==> inputs of v37 <==
==> flow/design.v <==
`timescale 1ns / 1ps
module rotator
    #( 
    parameter DATA_WIDTH    = 12,
    parameter ANGLE_WIDTH   = 16,
    parameter ROTATOR_NUMBER = 1
    )(  
    input                                   clk,
    input                                   rst,
    input  wire signed [DATA_WIDTH:0]       x_i,
    input  wire signed [DATA_WIDTH:0]       y_i,
    input  wire signed [ANGLE_WIDTH:0]      z_i,
    input              [1:0]                quarter_in,
    input  wire        [ANGLE_WIDTH:0]      atan,
    output reg signed  [DATA_WIDTH:0]       x_o,
    output reg signed  [DATA_WIDTH:0]       y_o,
    output reg signed  [ANGLE_WIDTH:0]      z_o,
    output reg         [1:0]                quarter_out
);
wire signed [DATA_WIDTH:0] shifted_x;
wire signed [DATA_WIDTH:0] shifted_y;
assign shifted_x = x_i >>> ROTATOR_NUMBER;
assign shifted_y = y_i >>> ROTATOR_NUMBER;
always@(posedge clk)begin
    if (rst) begin
        x_o <= 0;
        y_o <= 0;
        z_o <= 0;
        quarter_out <=0;
    end else begin
        quarter_out <= quarter_in;
        if (z_i > 0) begin
            x_o <= x_i - shifted_y;
            y_o <= y_i + shifted_x;
            z_o <= z_i - atan;
        end else begin
            x_o <= x_i + shifted_y;
            y_o <= y_i - shifted_x;
            z_o <= z_i + atan;
        end
    end
end
endmodule
`timescale 1ns / 1ps
module cordic#(
    parameter DATA_WIDTH    = 12,
    parameter ANGLE_WIDTH   = 16
    )(
    input                           clk,
    input                           rst,
    input  signed [DATA_WIDTH:0]    x_i,
    input         [1:0]             quarter_in,
    input         [ANGLE_WIDTH-1:0]   theta_i,  
    output signed [DATA_WIDTH:0]    x_o,
    output signed [DATA_WIDTH:0]    y_o,
    output        [1:0]             quarter_out
    );
parameter ROTATORS_COUNT = 16;
genvar i;
wire signed   [DATA_WIDTH:0]  x_wire     [ROTATORS_COUNT:0]; 
wire signed   [DATA_WIDTH:0]  y_wire     [ROTATORS_COUNT:0]; 
wire signed   [ANGLE_WIDTH:0] z_wire     [ROTATORS_COUNT:0]; 
wire          [1:0]           quarter    [ROTATORS_COUNT:0]; 
assign x_wire[0][DATA_WIDTH:0] = x_i[DATA_WIDTH:0];
assign y_wire[0][DATA_WIDTH:0] = 0;
assign z_wire[0][ANGLE_WIDTH:0] = theta_i[ANGLE_WIDTH-1:0];
assign quarter[0][1:0] = quarter_in[1:0];
assign x_o[DATA_WIDTH:0] = x_wire[ROTATORS_COUNT][DATA_WIDTH:0];
assign y_o[DATA_WIDTH:0] = y_wire[ROTATORS_COUNT][DATA_WIDTH:0];
assign quarter_out[1:0] = quarter[ROTATORS_COUNT][1:0];
generate
    for(i=0; i < ROTATORS_COUNT; i = i + 1) begin
        rotator
        #( 
        .DATA_WIDTH    (DATA_WIDTH),
        .ANGLE_WIDTH   (ANGLE_WIDTH),
        .ROTATOR_NUMBER(i)
        ) rotator (  
        .clk        ( clk ),
        .rst        ( rst ),
        .x_i        ( x_wire[i][DATA_WIDTH:0]   ),
        .y_i        ( y_wire[i][DATA_WIDTH:0]   ),
        .z_i        ( z_wire[i][ANGLE_WIDTH:0]  ),
        .quarter_in (quarter[i]                 ),
        .atan       ( tanangle(i)               ),
        .x_o        ( x_wire[i+1][DATA_WIDTH:0] ),
        .y_o        ( y_wire[i+1][DATA_WIDTH:0] ),
        .z_o        ( z_wire[i+1][ANGLE_WIDTH:0]),
        .quarter_out( quarter[i+1]              )
        );
    end
endgenerate
function [ANGLE_WIDTH:0] tanangle;
    input [3:0] i;
begin
    case (i)
    4'b0000: tanangle = 25723;  
    4'b0001: tanangle = 15204;  
    4'b0010: tanangle = 8028;  
    4'b0011: tanangle = 4076;  
    4'b0100: tanangle = 2045;  
    4'b0101: tanangle = 1022;  
    4'b0110: tanangle = 511;  
    4'b0111: tanangle = 256;  
    4'b1000: tanangle = 128;  
    4'b1001: tanangle = 65;  
    4'b1010: tanangle = 32;  
    4'b1011: tanangle = 16;  
    4'b1100: tanangle = 8;  
    4'b1101: tanangle = 4;  
    4'b1110: tanangle = 2;  
    4'b1111: tanangle = 1;  
    endcase
    end
endfunction
endmodule
`timescale 1ns / 1ps
module Sine_wave
    #(
        parameter DATA_WIDTH    = 12,
        parameter ANGLE_WIDTH   = 16
    )(
    input                       clk,
    input                       reset,
    input                       ce,
    input  [DATA_WIDTH:0]       ampl,  
    input  [ANGLE_WIDTH-1:0]    step,  
    output [DATA_WIDTH:0]    sin_wave,
    output [DATA_WIDTH:0]    cos_wave   
);
localparam  MID_LVL = 2 << (DATA_WIDTH-1);
localparam angle_90 = 51315; 
wire signed [DATA_WIDTH:0] Xo_cordic, Yo_cordic;
reg [ANGLE_WIDTH-1:0] angle ;
wire [1:0] quarter;
localparam QUARTER_1 = 0;
localparam QUARTER_2 = 1;
localparam QUARTER_3 = 2;
localparam QUARTER_4 = 3;
reg [2:0] state;
cordic # (
    .DATA_WIDTH    (DATA_WIDTH),
    .ANGLE_WIDTH   (ANGLE_WIDTH)
    ) cordic ( 
    .clk        ( clk), 
    .rst        ( reset      ),
    .x_i        ( ampl       ), 
    .quarter_in ( state      ),
    .theta_i    ( angle      ),
    .x_o        ( Xo_cordic  ), 
    .y_o        ( Yo_cordic  ),
    .quarter_out( quarter    )
);
assign sin_wave = (quarter == QUARTER_1) | (quarter == QUARTER_2) ? MID_LVL + Yo_cordic : MID_LVL -Yo_cordic;
assign cos_wave = (quarter == QUARTER_1) | (quarter == QUARTER_4) ? MID_LVL + Xo_cordic : MID_LVL -Xo_cordic;
always@(posedge clk)begin
    if (!ce) begin
    end else if (reset) begin
        state <= QUARTER_1;
        angle <= 0;
    end else begin
        case (state)
            QUARTER_1: begin
                if (angle < angle_90 - step)
                    angle <= angle + step;
                else begin
                    state <= QUARTER_2;
                end
            end
            QUARTER_2: begin
                if (angle > step)
                    angle <= angle - step;
                else begin
                    state <= QUARTER_3;
                end
            end
            QUARTER_3: begin
                if (angle < angle_90 - step)
                    angle <= angle + step;
                else begin
                    state <= QUARTER_4;
                end
            end
            QUARTER_4: begin
                if (angle > step)
                    angle <= angle - step;
                else begin
                    state <= QUARTER_1;
                end
            end
        endcase
    end
end
endmodule
==> flow/run.sh <==
#!/bin/bash
# the make line also repeats each setting of config.mk as NAME=value (left out here)
make -C /OpenROAD-flow-scripts/flow DESIGN_CONFIG=/design/flow/config.mk WORK_HOME=/design/flow/orfs CLKGATE_MAP_FILE= finish
==> flow/config.mk <==
export PLATFORM = sky130hd
export DESIGN_NAME = Sine_wave
export DESIGN_NICKNAME = Sine_wave
export VERILOG_FILES = /design/flow/design.v
export SDC_FILE = /design/flow/constraint.sdc
export NUM_CORES = 4
export LEC_CHECK = 0
export ABC_AREA = 1
export CAP_MARGIN = 20
export CELL_PAD_IN_SITES_DETAIL_PLACEMENT = 0
export CORE_MARGIN = 2
export CORE_UTILIZATION = 15
export GPL_TIMING_DRIVEN = 1
export MIN_ROUTING_LAYER = met1
export PLACE_DENSITY = 0.51
export SETUP_SLACK_MARGIN = -0.22
export SLEW_MARGIN = 5
==> flow/constraint.sdc <==
create_clock -name core_clock -period 4.47 [get_ports {clk}]
set_input_delay 0.8940 -clock core_clock [delete_from_list [all_inputs] [get_ports {clk}]]
set_output_delay 0.8940 -clock core_clock [all_outputs]
set_load 0.01 [all_outputs]
==> inputs of v38, as changes to v37 <==
- ABC_AREA: 1 -> default
- CELL_PAD_IN_SITES_DETAIL_PLACEMENT: 0 -> default
- CORE_UTILIZATION: 15 -> 72
- CTS_CLUSTER_SIZE: default -> 48
- GPL_TIMING_DRIVEN: 1 -> default
- MIN_ROUTING_LAYER: met1 -> default
- PLACE_DENSITY: 0.51 -> default
- PLACE_DENSITY_LB_ADDON: default -> 0.0
- SETUP_SLACK_MARGIN: -0.22 -> 0.69
- SLEW_MARGIN: 5 -> 20
==> flow/constraint.sdc (replaced) <==
create_clock -name core_clock -period 2.42 [get_ports {clk}]
set_input_delay 0.4840 -clock core_clock [delete_from_list [all_inputs] [get_ports {clk}]]
set_output_delay 0.4840 -clock core_clock [all_outputs]
set_load 0.01 [all_outputs]
==> results <==
v38 stopped in clock tree synthesis. v37 completed without violations. The die area of v37 is 4.9 times that of v38. In v38 the synthesized cell count is lower than in v37, by 23%. Of v38 and v37, v37 has the higher area after synthesis (gap 3.8%, measured against v37).
==> figures <==
	v37	v38
Status	no timing/DRC/antenna violations	did not finish
Last stage reached	-	clock tree synthesis
Initial core utilization	15.09%	72.83%
Die outline width	586.2 µm	264.6 µm
Placed instance count	11910	8252
Post-Synth AOI/OAI Area	19.90%	18.20%
Standard cell core area	336900 µm²	67160 µm²
Most instantiated library cell after synthesis	sky130_fd_sc_hd__nand2_1	sky130_fd_sc_hd__nor2_1
Synthesis area per yosys	50840 µm²	48910 µm²
Area of the mapped netlist	50840 µm²	48910 µm²
Place WS	0.4772 ns	-3.666 ns
Simple Share, Synth	24.43%	18.96%
Number of cells in the yosys synthesis report	7423	5742
Last weighted congestion value of the routability-driven placer	0.8281	0.9909
Net Count, Synth	8136	6455

========
==> inputs of v29 <==
Starts from the design.v that is shown in full above.
export LEC_CHECK = 0
export CAP_MARGIN = 20
export CORE_MARGIN = 2
export CORE_UTILIZATION = 72
export CTS_CLUSTER_DIAMETER = 337
export CTS_CLUSTER_SIZE = 48
export MAX_ROUTING_LAYER = met4
export PLACE_DENSITY_LB_ADDON = 0.0
export SETUP_SLACK_MARGIN = 0.68
export SLEW_MARGIN = 20
export TNS_END_PERCENT = 5
create_clock -name core_clock -period 2.42 [get_ports {clk}]
run.sh (not shown) runs the stock make flow with config.mk's settings and CLKGATE_MAP_FILE=.
==> v24: changes against v29 <==
- CTS_CLUSTER_DIAMETER: 337 -> 353
- CTS_CLUSTER_SIZE: 48 -> unset
- MAX_ROUTING_LAYER: met4 -> unset
- PLACE_DENSITY_LB_ADDON: 0.0 -> unset
- SETUP_SLACK_MARGIN: 0.68 -> unset
- TNS_END_PERCENT: 5 -> unset
==> flow/constraint.sdc (replaced) <==
create_clock -name core_clock -period 3.39 [get_ports {clk}]
set_input_delay 0.6780 -clock core_clock [delete_from_list [all_inputs] [get_ports {clk}]]
set_output_delay 0.6780 -clock core_clock [all_outputs]
set_load 0.01 [all_outputs]
==> summary of the runs <==
In synthesized cell count, v24 and v29 do not differ. In die area, v24 and v29 do not differ. In area after synthesis, v29 and v24 do not differ. v29 did not get past clock tree synthesis (4_1_cts), error DPL-0033. v24 produced a layout that fails on negative setup slack.

========
==> run a: inputs <==
// Sine_wave: RTL as listed in full above, without the edits since
clock: 6.36 ns
lec_check: 0
cap_margin: 20
cell_pad_in_sites_detail_placement: 1
core_margin: 2
core_utilization: 40
cts_cluster_size: 41
gpl_routability_driven: 0
place_density_lb_addon: 0.16
setup_slack_margin: 1.16
slew_margin: 20
==> run b: changes against run a <==
ABC_AREA = 1   (was unset)
CAP_MARGIN = 0   (was 20)
CELL_PAD_IN_SITES_DETAIL_PLACEMENT = unset   (was 1)
CORE_UTILIZATION = 72   (was 40)
CTS_CLUSTER_DIAMETER = 352   (was unset)
CTS_CLUSTER_SIZE = unset   (was 41)
GPL_ROUTABILITY_DRIVEN = unset   (was 0)
PLACE_DENSITY = 0.63   (was unset)
PLACE_DENSITY_LB_ADDON = unset   (was 0.16)
SETUP_SLACK_MARGIN = -0.2   (was 1.16)
==> flow/constraint.sdc (replaced) <==
create_clock -name core_clock -period 2.64 [get_ports {clk}]
set_input_delay 0.5280 -clock core_clock [delete_from_list [all_inputs] [get_ports {clk}]]
set_output_delay 0.5280 -clock core_clock [all_outputs]
set_load 0.01 [all_outputs]
==> run c: changes against run a <==
CELL_PAD_IN_SITES_DETAIL_PLACEMENT = unset   (was 1)
CORE_UTILIZATION = 68   (was 40)
CTS_CLUSTER_DIAMETER = 358   (was unset)
CTS_CLUSTER_SIZE = 32   (was 41)
GPL_ROUTABILITY_DRIVEN = unset   (was 0)
PLACE_DENSITY_LB_ADDON = unset   (was 0.16)
SETUP_SLACK_MARGIN = unset   (was 1.16)
==> flow/constraint.sdc (replaced) <==
create_clock -name core_clock -period 2.34 [get_ports {clk}]
set_input_delay 0.4680 -clock core_clock [delete_from_list [all_inputs] [get_ports {clk}]]
set_output_delay 0.4680 -clock core_clock [all_outputs]
set_load 0.01 [all_outputs]
==> run d: changes against run a <==
CELL_PAD_IN_SITES_DETAIL_PLACEMENT = unset   (was 1)
CORE_UTILIZATION = 70   (was 40)
CTS_CLUSTER_SIZE = unset   (was 41)
GPL_ROUTABILITY_DRIVEN = unset   (was 0)
PLACE_DENSITY_LB_ADDON = unset   (was 0.16)
SETUP_SLACK_MARGIN = -0.29   (was 1.16)
==> flow/constraint.sdc (replaced) <==
create_clock -name core_clock -period 2.94 [get_ports {clk}]
set_input_delay 0.5880 -clock core_clock [delete_from_list [all_inputs] [get_ports {clk}]]
set_output_delay 0.5880 -clock core_clock [all_outputs]
set_load 0.01 [all_outputs]
==> flow.log <==
[metrics] run summary
[metrics] status: stopped before the end
[metrics] stage where the flow stopped: clock tree synthesis
[metrics] tool error message: [ERROR DPL-0038] Utilization greater than 100%, impossible to legalize
[metrics] post-synthesis cell count: 5742
[metrics] die width: 272 µm
[metrics] Placed Instances: ~8.3k
[metrics] post-synthesis compound-gate area fraction: between 10% and 20%
[metrics] share of synthesized area occupied by flip-flops and latches: 29.8%
That was run c.
==> flow.log <==
[flow] collecting metrics
[metrics] status: failed layout checks
[metrics] accumulated negative setup slack: -48010 ps
[metrics] Placed Instances: between 9k and 10k
[metrics] flip-flops: 720
[metrics] Simple Share, Synth: 24.4%
[metrics] SO Viols: setup timing
[metrics] number of synthesized flops with an enable pin: 18
[metrics] post-synthesis cell count: 7423
[metrics] die width: roughly 270 µm
[metrics] number of endpoints failing setup at the final stage: approximately 290
[metrics] Fin Hold WS: approximately 220 ps
[metrics] post-route setup slack: -674 ps
That was run b.
==> flow.log <==
[flow] collecting metrics
[metrics] vias in the first global route: 42.3k
[metrics] average cell area after synthesis: 8.52 µm²
[metrics] post-route setup slack: between 1500 and 2000 ps
[metrics] Placed Instances: 7315
[metrics] die width: 354 µm
[metrics] share of synthesized area occupied by flip-flops and latches: 29.8%
[metrics] post-synthesis cell count: around 5.7k
[metrics] post-synthesis compound-gate area fraction: 18.2%
[metrics] total routing usage reported by global routing: 19.5%
[metrics] status: no timing/DRC/antenna violations
[metrics] Critical R2R Launch: cordic.genblk1[7].rotator.z_o[7]
That was run a.
==> flow.log <==
[metrics] run summary
[metrics] post-synthesis cell count: 5742
[metrics] stage where the flow stopped: global routing
[metrics] Area leader share: approximately 29%
[metrics] die width: about 270 µm
[metrics] final HPWL from detailed placement: between 100000 and 150000 µm
[metrics] tool error message: [ERROR DPL-0038] Utilization greater than 100%, impossible to legalize
[metrics] top cells by area in the synthesized netlist: dfxtp_1 (29%), ha_1 (16%), xnor2_1 (6.8%), nor2_1 (6.5%), a21oi_1 (3.8%)
[metrics] io pins: 58
[metrics] post-synth top area cell: dfxtp_1
[metrics] CTS Hold Buffers Added: 0
[metrics] post-synthesis compound-gate area fraction: 18.2%
[metrics] share of synthesized area occupied by flip-flops and latches: 29.8%
[metrics] status: stopped before the end
[metrics] Seq cells post-synth: 720
That was run d.

========
==> run C <==
// Sine_wave: RTL as listed in full above, without the edits since
export LEC_CHECK = 0
export CAP_MARGIN = 5
export CORE_MARGIN = 2
export CORE_UTILIZATION = 72
export SLEW_MARGIN = 20
create_clock -name core_clock -period 2.99 [get_ports {clk}]
==> run Y (differences from run C) <==
--- a/flow/config.mk
+++ b/flow/config.mk
@@ -7,5 +7,11 @@
 export LEC_CHECK = 0
+export ABC_AREA = 1
 export CAP_MARGIN = 5
-export CORE_MARGIN = 2
-export CORE_UTILIZATION = 72
-export SLEW_MARGIN = 20
+export CELL_PAD_IN_SITES_DETAIL_PLACEMENT = 2
+export CORE_ASPECT_RATIO = 0.99
+export CORE_MARGIN = 6
+export CORE_UTILIZATION = 40
+export CTS_CLUSTER_DIAMETER = 179
+export GPL_ROUTABILITY_DRIVEN = 0
+export PLACE_DENSITY_LB_ADDON = 0.16
+export SLEW_MARGIN = 30
==> flow/constraint.sdc (replaced) <==
create_clock -name core_clock -period 3.53 [get_ports {clk}]
set_input_delay 0.7060 -clock core_clock [delete_from_list [all_inputs] [get_ports {clk}]]
set_output_delay 0.7060 -clock core_clock [all_outputs]
set_load 0.01 [all_outputs]
==> run P (differences from run C) <==
--- a/flow/config.mk
+++ b/flow/config.mk
@@ -7,5 +7,5 @@
 export LEC_CHECK = 0
-export CAP_MARGIN = 5
+export CAP_MARGIN = 20
 export CORE_MARGIN = 2
-export CORE_UTILIZATION = 72
+export CORE_UTILIZATION = 40
 export SLEW_MARGIN = 20
==> flow/constraint.sdc (replaced) <==
create_clock -name core_clock -period 3.1 [get_ports {clk}]
set_input_delay 0.6200 -clock core_clock [delete_from_list [all_inputs] [get_ports {clk}]]
set_output_delay 0.6200 -clock core_clock [all_outputs]
set_load 0.01 [all_outputs]
==> results <==
	run C	run P	run Y
Result of the run	aborted with a tool error	finished with violations	aborted with a tool error
Failing step	clock tree synthesis (4_1_cts)	-	global routing (5_1_grt)
Layout check failures	-	setup timing	-
Cell area reported after detailed placement	58800 µm²	58500 µm²	53700 µm²
Simple-gate portion of the synthesized area	0.190	0.190	0.244
Parity-gate share of the synthesized area counting xor and xnor cells	0.106	0.106	0.0224
Total clock buffers created by CTS	-	86	88
Number of rows in the core area	95	128	129
Maximum buffer depth of the clock tree	-	3	3
Maximum level of the CTS H-tree	-	3	3
Area fraction of the dominant cell type after synthesis	0.287	0.287	0.276
Yosys top cell by instances	nor2_1	nor2_1	nand2_1
Cell count after synthesis	5742	5742	7423
Floorplan core area	67200 µm²	122000 µm²	125000 µm²
Number of buffers added for setup after CTS	-	99	26
Root buffer cell	-	clkbuf_16	clkbuf_16
Total die size	70000 µm²	125000 µm²	136000 µm²
Synthesized area per cell	8.52 µm²	8.52 µm²	6.85 µm²
Post-detail-place hpwl	101000 µm	90700 µm	205000 µm
